==> inputs of job 4271 <==
==> flow/design.v <==
module fa(
    input a,
    input b,
    input cin,
    output s,
    output cout
);
    assign s = a ^ b  ^ cin;
    assign cout = (a & b) ^ (cin & (a ^ b));
endmodule
module ha(
    input a,
    input b,
    output s,
    output cout
);
    assign s = a ^ b;
    assign cout = a & b;
endmodule
module basic_unit_ha_and(
    input in_x,
    input in_a,
    input in_b,
    output s,
    output cout
);
    wire in_y;
    assign in_y = in_a & in_b;
    assign s = in_x ^ in_y;
    assign cout = in_x & in_y;
endmodule
module basic_unit_fa_and(
    input in_x,
    input in_a,
    input in_b,
    input cin,
    output s,
    output cout
);
    wire in_y;
    assign in_y = in_a & in_b;
    assign s = in_x ^ in_y ^ cin;
    assign cout = (in_x & in_y) ^ (cin & (in_x ^ in_y));
endmodule
module adder_16bit(
    input   [15:0] a,
    input   [15:0] b,
    output  [15:0] out
);
    wire [15:0] s;
    wire [15:0] cout;
    ha i_ha_0 (.a(a[0]), .b(b[0]), .s(s[0]), .cout(cout[0]));
    generate 
        genvar i_adder;
        for(i_adder=1; i_adder<16; i_adder=i_adder+1) begin: adder_for_bits
            fa i_fa (.a(a[i_adder]), .b(b[i_adder]), .cin(cout[i_adder-1]), .s(s[i_adder]), .cout(cout[i_adder]));
        end
    endgenerate
    assign out[15:0] = s[15:0];
endmodule
module lut(
    input [3:0] index,
    output reg [15:0] ei_radian,
    output reg [15:0] tanei
);
    always@(*)
    begin
        case(index)
        4'b0000: begin
            ei_radian = 16'b0000000000000000;
            tanei = 16'h0000;
        end
        4'b0001: begin
            ei_radian = 16'b0110010010000111;
            tanei = 16'h8000;
        end
        4'b0010: begin
            ei_radian = 16'b0011101101011000;
            tanei = 16'h4000;
        end
        4'b0011: begin
            ei_radian = 16'b0001111101011011;
            tanei = 16'h2000;
        end
        4'b0100: begin
            ei_radian = 16'b0000111111101010;
            tanei = 16'h1000;
        end
        4'b0101: begin
            ei_radian = 16'b0000011111111101;
            tanei = 16'h0800;
        end
        4'b0110: begin
            ei_radian = 16'b0000001111111111;
            tanei = 16'h0400;
        end
        4'b0111: begin
            ei_radian = 16'b0000000111111111;
            tanei = 16'h0200;
        end
        4'b1000: begin
            ei_radian = 16'b0000000011111111;
            tanei = 16'h0100;
        end
        4'b1001: begin
            ei_radian = 16'b0000000001111111;
            tanei = 16'h0080;
        end
        4'b1010: begin
            ei_radian = 16'b0000000000111111;
            tanei = 16'h0040;
        end
        4'b1011: begin
            ei_radian = 16'b0000000000011111;
            tanei = 16'h0020;
        end
        4'b1100: begin
            ei_radian = 16'b0000000000001111;
            tanei = 16'h0010;
        end
        4'b1101: begin
            ei_radian = 16'b0000000000000111;
            tanei = 16'h0008;
        end
        4'b1110: begin
            ei_radian = 16'b0000000000000011;
            tanei = 16'h0004;
        end
        4'b1110: begin
            ei_radian = 16'b0000000000000001;
            tanei = 16'h0002;
        end
        default: begin
            ei_radian = 16'b0000000000000000;
            tanei = 16'h0000;
        end
        endcase
    end
endmodule
module add_or_sub_unit(
    input neg,
    input [15:0] ei_radian,
    input [15:0] inner_angle,
    output [15:0] new_inner_angle
);
    wire [15:0] signed_ei_radian;
    assign signed_ei_radian = neg ? {{~{ei_radian}+1}} : ei_radian;
    adder_16bit i_adder_16b_0 (.a(signed_ei_radian), .b(inner_angle), .out(new_inner_angle));
endmodule
module unsigned_unit_first_line(
    input [15:0] in_a,
    input  in_b,
    output [15:0] s
);
    generate
        genvar i_and;
        for(i_and=0;i_and<16;i_and=i_and+1) begin: unsigned_unit_second_line_generate
            assign s[i_and] = in_a[i_and] & in_b;
        end
    endgenerate
endmodule
module unsigned_unit_second_line(
    input [15:0] in_x,
    input [15:0] in_a,
    input  in_b,
    output [15:0] s,
    output [15:0] cout
);
    generate
        genvar i_buh;
        for(i_buh=0;i_buh<16;i_buh=i_buh+1) begin: unsigned_unit_second_line_generate
            basic_unit_ha_and   i_buha  (.in_x(in_x[i_buh]), .in_a(in_a[i_buh]), .in_b(in_b), .s(s[i_buh]), .cout(cout[i_buh]));
        end
    endgenerate
endmodule
module unsigned_unit_line(
    input [15:0] in_x,
    input [15:0] in_a,
    input  in_b,
    input [15:0] cin,
    output [15:0] s,
    output [15:0] cout
);
    generate
        genvar i_buf;
        for(i_buf=0;i_buf<16;i_buf=i_buf+1) begin: unsigned_unit_second_line_generate
            basic_unit_fa_and   i_bufa  (.in_x(in_x[i_buf]), .in_a(in_a[i_buf]), .in_b(in_b), .cin(cin[i_buf]), .s(s[i_buf]), .cout(cout[i_buf]));
        end
    endgenerate
endmodule
module multiply_and_add_unit(
    input [15:0] in,
    input [15:0] a,
    input [15:0] b,
    input neg,
    output [15:0] out
);
    wire [15:0] s_line [15:0];
    wire [15:0] cout_line [15:1];
    unsigned_unit_first_line    i_bul_0 (.in_a(a), .in_b(b[0]), .s(s_line[0]));
    unsigned_unit_second_line   i_bul_1 (.in_x({1'b0, s_line[0][15:1]}), .in_a(a), .in_b(b[1]), .s(s_line[1]), .cout(cout_line[1]));
    unsigned_unit_line          i_bul_2 (.in_x({1'b0, s_line[1][15:1]}), .in_a(a), .in_b(b[2]), .cin(cout_line[1]), .s(s_line[2]), .cout(cout_line[2]));
    generate
        genvar i_bul_mac;
        for(i_bul_mac=2;i_bul_mac<16;i_bul_mac=i_bul_mac+1) begin: unsigned_unit_line_generate
            unsigned_unit_line  i_bul_mac_unit (.in_x({1'b0, s_line[i_bul_mac-1][15:1]}), .in_a(a), .in_b(b[i_bul_mac]), .cin(cout_line[i_bul_mac-1]), .s(s_line[i_bul_mac]), .cout(cout_line[i_bul_mac]));
        end
    endgenerate
    wire [31:0] product_32b;
    generate
        genvar i_s;
        for(i_s=0;i_s<16;i_s=i_s+1) begin: unsigned_output_low_generate
            assign product_32b[i_s] = s_line[i_s][0];
        end
    endgenerate
    adder_16bit i_adder_16b_0 (.a({s_line[15][15:0]}), .b(cout_line[15]), .out(product_32b[31:16]));
    wire [15:0] pos_or_neg;
    assign pos_or_neg = neg ? {{~{product_32b[31:16]}+1}} : {product_32b[31:16]};
    adder_16bit i_adder_16b_1 (.a(in), .b(pos_or_neg), .out(out));
endmodule
module cordic (
    input clk,
    input rst_n,
    input start,
    input [15:0] angle,
    output reg [15:0] cos,
    output reg [15:0] sin
);
    reg [15:0] sampled_angle;
    reg [15:0] inner_angle;
    reg working;
    reg [3:0] state;
    wire [15:0] ei_radian;
    wire [15:0] tanei;
    wire [15:0] new_inner_angle;
    wire [15:0] new_sin;
    wire [15:0] new_cos;
    wire neg;
    always@(posedge clk or negedge rst_n) begin
        if (!rst_n == 1'b1) begin
            sampled_angle <= 16'b0;
        end
        else begin
            if (start == 1'b1) begin
                sampled_angle <= angle;
            end
            else begin
                sampled_angle <= sampled_angle;
            end
        end
    end
    always@(posedge clk or negedge rst_n) begin
        if (!rst_n == 1'b1) begin
            inner_angle <= 16'b0;
        end
        else begin
            if (start == 1'b1) begin
                inner_angle <= 16'b0;
            end
            else begin
                inner_angle <= new_inner_angle;
            end
        end
    end
    always@(posedge clk or negedge rst_n) begin
        if (!rst_n == 1'b1) begin
            working <= 1'b0;
        end
        else begin
            if (start == 1'b1) begin
                working <= 1'b1;
            end
            else begin
                if (state == 4'b1111) begin
                    working <= 1'b0;
                end
                else begin
                    working <= working;
                end
            end
        end
    end
    always@(posedge clk or negedge rst_n) begin
        if (!rst_n == 1'b1) begin
            state <= 4'b0;
        end
        else begin
            if (start == 1'b1) begin
                state <= 4'b0;
            end
            else begin
                if (working == 1'b0) begin
                    state <= 4'b0;
                end
                else begin
                    state <= state + 1;
                end
            end
        end
    end
    always@(posedge clk or negedge rst_n) begin
        if (!rst_n == 1'b1) begin
            sin <= 16'b0;
        end
        else begin
            if (start == 1'b1) begin
                sin <= 16'b0;
            end
            else begin
                if (working == 1'b0) begin
                    sin <= sin;
                end
                else begin
                    sin <= new_sin;
                end
            end
        end
    end
    always@(posedge clk or negedge rst_n) begin
        if (!rst_n == 1'b1) begin
            cos <= 16'b0;
        end
        else begin
            if (start == 1'b1) begin
                cos <= 16'b0100110110111010;
            end
            else begin
                if (working == 1'b0) begin
                    cos <= cos;
                end
                else begin
                    cos <= new_cos;
                end
            end
        end
    end
    lut i_lut_0 (.index(state), .ei_radian(ei_radian),  .tanei(tanei));
    assign neg = (inner_angle <= sampled_angle) ? 0 : 1;
    add_or_sub_unit i_aoru (.neg(neg), .ei_radian(ei_radian), .inner_angle(inner_angle), .new_inner_angle(new_inner_angle));
    multiply_and_add_unit i_mac_cos (.in(cos), .a(tanei), .b(sin), .neg(~neg), .out(new_cos));
    multiply_and_add_unit i_mac_sin (.in(sin), .a(tanei), .b(cos), .neg(neg), .out(new_sin));
endmodule
==> flow/run.sh <==
#!/bin/bash
# the make line also repeats each setting of config.mk as NAME=value (left out here)
make -C /OpenROAD-flow-scripts/flow DESIGN_CONFIG=/design/flow/config.mk WORK_HOME=/design/flow/orfs CLKGATE_MAP_FILE= finish
==> flow/config.mk <==
export PLATFORM = sky130hd
export DESIGN_NAME = cordic
export DESIGN_NICKNAME = cordic
export VERILOG_FILES = /design/flow/design.v
export SDC_FILE = /design/flow/constraint.sdc
export NUM_CORES = 4
export LEC_CHECK = 0
export CAP_MARGIN = 20
export CELL_PAD_IN_SITES_DETAIL_PLACEMENT = 2
export CELL_PAD_IN_SITES_GLOBAL_PLACEMENT = 3
export CORE_ASPECT_RATIO = 0.95
export CORE_MARGIN = 2
export CORE_UTILIZATION = 46
export CTS_CLUSTER_DIAMETER = 383
export CTS_CLUSTER_SIZE = 50
export GPL_ROUTABILITY_DRIVEN = 1
export GPL_TIMING_DRIVEN = 0
export HOLD_SLACK_MARGIN = 0.17
export MAX_ROUTING_LAYER = met4
export SETUP_SLACK_MARGIN = 2.19
export SLEW_MARGIN = 20
==> flow/constraint.sdc <==
create_clock -name core_clock -period 12.6 [get_ports {clk}]
set_input_delay 2.5200 -clock core_clock [delete_from_list [all_inputs] [get_ports {clk}]]
set_output_delay 2.5200 -clock core_clock [all_outputs]
set_load 0.01 [all_outputs]
==> inputs of job 9910, as changes to job 4271 <==
==> flow/config.mk (replaced) <==
export PLATFORM = sky130hd
export DESIGN_NAME = cordic
export DESIGN_NICKNAME = cordic
export VERILOG_FILES = /design/flow/design.v
export SDC_FILE = /design/flow/constraint.sdc
export NUM_CORES = 4
export LEC_CHECK = 0
export CAP_MARGIN = 30
export CORE_MARGIN = 2
export CORE_UTILIZATION = 40
export GPL_ROUTABILITY_DRIVEN = 0
export GPL_TIMING_DRIVEN = 1
export HOLD_SLACK_MARGIN = 0.11
export MAX_ROUTING_LAYER = met4
export SLEW_MARGIN = 20
==> flow/constraint.sdc (replaced) <==
create_clock -name core_clock -period 16.0 [get_ports {clk}]
set_input_delay 3.2000 -clock core_clock [delete_from_list [all_inputs] [get_ports {clk}]]
set_output_delay 3.2000 -clock core_clock [all_outputs]
set_load 0.01 [all_outputs]
==> inputs of job 2170, as changes to job 4271 <==
==> flow/config.mk (replaced) <==
export PLATFORM = sky130hd
export DESIGN_NAME = cordic
export DESIGN_NICKNAME = cordic
export VERILOG_FILES = /design/flow/design.v
export SDC_FILE = /design/flow/constraint.sdc
export NUM_CORES = 4
export LEC_CHECK = 0
export ABC_AREA = 1
export CAP_MARGIN = 20
export CORE_MARGIN = 2
export CORE_UTILIZATION = 64
export CTS_CLUSTER_DIAMETER = 246
export CTS_CLUSTER_SIZE = 100
export SLEW_MARGIN = 20
export TNS_END_PERCENT = 10
==> flow/constraint.sdc (replaced) <==
create_clock -name core_clock -period 10.9 [get_ports {clk}]
set_input_delay 2.1800 -clock core_clock [delete_from_list [all_inputs] [get_ports {clk}]]
set_output_delay 2.1800 -clock core_clock [all_outputs]
set_load 0.01 [all_outputs]
==> inputs of job 7054, as changes to job 4271 <==
==> flow/config.mk (replaced) <==
export PLATFORM = sky130hd
export DESIGN_NAME = cordic
export DESIGN_NICKNAME = cordic
export VERILOG_FILES = /design/flow/design.v
export SDC_FILE = /design/flow/constraint.sdc
export NUM_CORES = 4
export LEC_CHECK = 0
export CAP_MARGIN = 20
export CORE_MARGIN = 2
export CORE_UTILIZATION = 40
export GPL_TIMING_DRIVEN = 0
export SETUP_SLACK_MARGIN = 2.19
export SLEW_MARGIN = 20
==> flow/constraint.sdc (replaced) <==
create_clock -name core_clock -period 16.0 [get_ports {clk}]
set_input_delay 3.2000 -clock core_clock [delete_from_list [all_inputs] [get_ports {clk}]]
set_output_delay 3.2000 -clock core_clock [all_outputs]
set_load 0.01 [all_outputs]
==> qor.yml <==
status: "finished with violations"
violatedChecks: "setup timing"
final_area_um2: 19300
adder_share: 0.555
die_w_um: 165
dr_wl_met3_um: 2470
max_slew_margin: 0.295
setup_ws_ps: -3560
setup_viol: 20
# the run above: job 2170

==> qor.yml <==
status: "finished with violations"
violatedChecks: "setup timing"
dr_wl_met3_um: 10400
fp_nets: 2278
holdBufCountCts: 0
max_slew_margin: 0.270
setup_viol: 16
adder_share: 0.524
final_area_um2: 21100
setup_ws_ps: -3170
# the run above: job 4271

==> qor.yml <==
die_w_um: 213
setup_ws_ps: 616
setup_viol: 0
status: "no timing/DRC/antenna violations"
max_slew_margin: 0.425
# the run above: job 9910

==> qor.yml <==
status: "no timing/DRC/antenna violations"
max_slew_margin: 0.377
final_area_um2: 20600
crit_cells: 48
dr_wl_met3_um: 3080
setup_viol: 0
adder_share: 0.524
die_w_um: 213
# the run above: job 7054

